==> inputs of wip/willow <==
==> flow/design.v <==
module RandomNumberGenerator(clk, rst, load, key_x, seed_r, seed_g, seed_b, Rout, Gout, Bout, Key_ready);
    input wire clk;
    input wire rst;
    input wire load;                  
    input wire [15:0] key_x;          
    input wire [15:0] seed_r;         
    input wire [15:0] seed_g;
    input wire [15:0] seed_b;
    output reg [7:0] Rout;
    output reg [7:0] Gout;
    output reg [7:0] Bout;
    output reg Key_ready;
    wire Rout_bit;
    wire Gout_bit;
    wire Bout_bit;
    reg[15:0] Rlfsr;
    reg[15:0] Glfsr;
    reg[15:0] Blfsr;
    reg [2:0] bit_count;
    wire Rfeedback_lfsr;
    wire Gfeedback_lfsr;
    wire Bfeedback_lfsr;
    wire Rout_lfsr;
    wire Gout_lfsr;
    wire Bout_lfsr;
    reg signed [15:0] x; 
    reg signed [31:0] x_square; 
    reg signed [31:0] x_mult;  
    reg signed [15:0] x_next;
    wire out_chaotic;
    assign Rfeedback_lfsr = Rlfsr[15] ^ Rlfsr[13] ^ Rlfsr[12] ^ Rlfsr[10]; 
    assign Gfeedback_lfsr = Glfsr[15] ^ Glfsr[13] ^ Glfsr[12] ^ Glfsr[10]; 
    assign Bfeedback_lfsr = Blfsr[15] ^ Blfsr[13] ^ Blfsr[12] ^ Blfsr[10]; 
    assign Rout_lfsr = Rlfsr[15];
    assign Gout_lfsr = Glfsr[15];
    assign Bout_lfsr = Blfsr[15];
    assign out_chaotic = x_next[15];
    assign Rout_bit = Rout_lfsr ^ out_chaotic;
    assign Gout_bit = Gout_lfsr ^ out_chaotic;
    assign Bout_bit = Bout_lfsr ^ out_chaotic;
    always @(posedge clk or posedge rst) begin
        if (rst) begin
            Rlfsr <= 16'b0000000000000001;
            Glfsr <= 16'b0000000000000010;
            Blfsr <= 16'b0000000000000011;
            x <= 16'sh7EF0;                          
            Rout <= 8'b0;
            Gout <= 8'b0;
            Bout <= 8'b0;
            Key_ready <= 0;
            bit_count <=0;
            x_square <= 0;
            x_next <= 0;
            x_mult <= 0;
        end
        else if (load) begin
            Rlfsr <= seed_r;
            Glfsr <= seed_g;
            Blfsr <= seed_b;
            x <= key_x;
            Rout <= 8'b0;
            Gout <= 8'b0;
            Bout <= 8'b0;
            Key_ready <= 0;
            bit_count <=0;
            x_square <= 0;
            x_next <= 0;
            x_mult <= 0;
        end
        else begin
            Rlfsr <= {Rlfsr[14:0], Rfeedback_lfsr};
            Glfsr <= {Glfsr[14:0], Gfeedback_lfsr};
            Blfsr <= {Blfsr[14:0], Bfeedback_lfsr};
            Rout <= {Rout[6:0], Rout_bit};
            Gout <= {Gout[6:0], Gout_bit};
            Bout <= {Bout[6:0], Bout_bit};
            if (bit_count == 3'd7) begin
                Key_ready <= 1;   
                bit_count <= 0;
            end 
            else begin
                Key_ready <= 0;
                bit_count <= bit_count + 1;
            end
            x_square <= x * x;                        
            x_mult <= x_square <<< 1;                 
            x_next <= 16'sh7FFF - x_mult[30:15];      
            x <= x_next;
        end
    end
endmodule
==> flow/run.sh <==
#!/bin/bash
# the make line also repeats each setting of config.mk as NAME=value (left out here)
make -C /OpenROAD-flow-scripts/flow DESIGN_CONFIG=/design/flow/config.mk WORK_HOME=/design/flow/orfs CLKGATE_MAP_FILE= finish
==> flow/config.mk <==
export PLATFORM = sky130hd
export DESIGN_NAME = RandomNumberGenerator
export DESIGN_NICKNAME = RandomNumberGenerator
export VERILOG_FILES = /design/flow/design.v
export SDC_FILE = /design/flow/constraint.sdc
export NUM_CORES = 4
export LEC_CHECK = 0
export ABC_AREA = 0
export CAP_MARGIN = 20
export CORE_MARGIN = 2
export CORE_UTILIZATION = 70
export CTS_CLUSTER_DIAMETER = 201
export CTS_CLUSTER_SIZE = 36
export HOLD_SLACK_MARGIN = -0.08
export PLACE_DENSITY = 0.95
export SETUP_SLACK_MARGIN = 1.62
export SLEW_MARGIN = 20
==> flow/constraint.sdc <==
create_clock -name core_clock -period 5.87 [get_ports {clk}]
set_input_delay 1.1740 -clock core_clock [delete_from_list [all_inputs] [get_ports {clk}]]
set_output_delay 1.1740 -clock core_clock [all_outputs]
set_load 0.01 [all_outputs]
==> inputs of wip/quartz, as changes to wip/willow <==
Settings changed: ABC_AREA 0 to unset, CORE_ASPECT_RATIO set to 0.5, CORE_MARGIN 2 to 8, CORE_UTILIZATION 70 to 58, CTS_CLUSTER_DIAMETER 201 to unset, CTS_CLUSTER_SIZE 36 to unset, HOLD_SLACK_MARGIN -0.08 to unset, PLACE_DENSITY 0.95 to unset, TNS_END_PERCENT set to 5.
==> flow/constraint.sdc (replaced) <==
create_clock -name core_clock -period 10.0 [get_ports {clk}]
set_input_delay 2.0000 -clock core_clock [delete_from_list [all_inputs] [get_ports {clk}]]
set_output_delay 2.0000 -clock core_clock [all_outputs]
set_load 0.01 [all_outputs]
==> inputs of wip/lagoon, as changes to wip/willow <==
Settings changed: ABC_AREA 0 to 1, CORE_UTILIZATION 70 to 72, CTS_CLUSTER_DIAMETER 201 to unset, CTS_CLUSTER_SIZE 36 to unset, HOLD_SLACK_MARGIN -0.08 to -0.09, PLACE_DENSITY 0.95 to 0.42, SETUP_SLACK_MARGIN 1.62 to unset.
==> flow/constraint.sdc (replaced) <==
create_clock -name core_clock -period 5.46 [get_ports {clk}]
set_input_delay 1.0920 -clock core_clock [delete_from_list [all_inputs] [get_ports {clk}]]
set_output_delay 1.0920 -clock core_clock [all_outputs]
set_load 0.01 [all_outputs]
==> comparison table <==
| quantity | wip/quartz | wip/lagoon | wip/willow |
|---|---|---|---|
| 1st-iter DRT viols | 459 | 2,026 | - |
| Post-route met1 wirelength | 11,800 microns | 15,700 microns | - |
| Register clock-pin slew on the reported worst setup and hold paths | 0.07 ns | 0.07 ns | - |
| Post-route cell area | 14,900 sq um | 18,100 sq um | - |
| Number of hold-slack violations in the final timing report | 0 | 0 | - |
| Total nets after synthesis | 1,592 | 2,055 | 1,592 |
| Post-synthesis share of cell area spent on xor and xnor gates | 2.68% | 1.37% | 2.68% |
| Clock Latency Late Sink | 0.44 ns | 0.45 ns | - |
| Run status | no timing/DRC/antenna violations | complete, but fails checks | stopped before the end |
| Stage where the flow stopped | - | - | global routing |
| Layout check failures | - | negative setup slack | - |
| Area fraction in full adders, half adders and majority gates | 42.3% | 39.4% | 42.3% |
| Worst min-delay path class | reg -> reg | reg -> reg | - |
| Number of different library cells in the post-synthesis netlist | 43 | 35 | 43 |
| CTS tree | yes | yes | - |
| Total die size | 27,900 sq um | 20,600 sq um | 19,800 sq um |
| Max Fanout on Critical Path | 16 | 9 | - |
| Net count of the finished layout | 1,667 | 2,273 | - |
| Non-clk bufs | 93 | 250 | - |
| Capture point of the worst path | x_square[28] | x_square[22] | - |
| Final setup violation count | 0 | 16 | - |
| Sequential share of cell area | 23.7% | 19.5% | - |
| Drt via density | 5.02 | 6.16 | - |
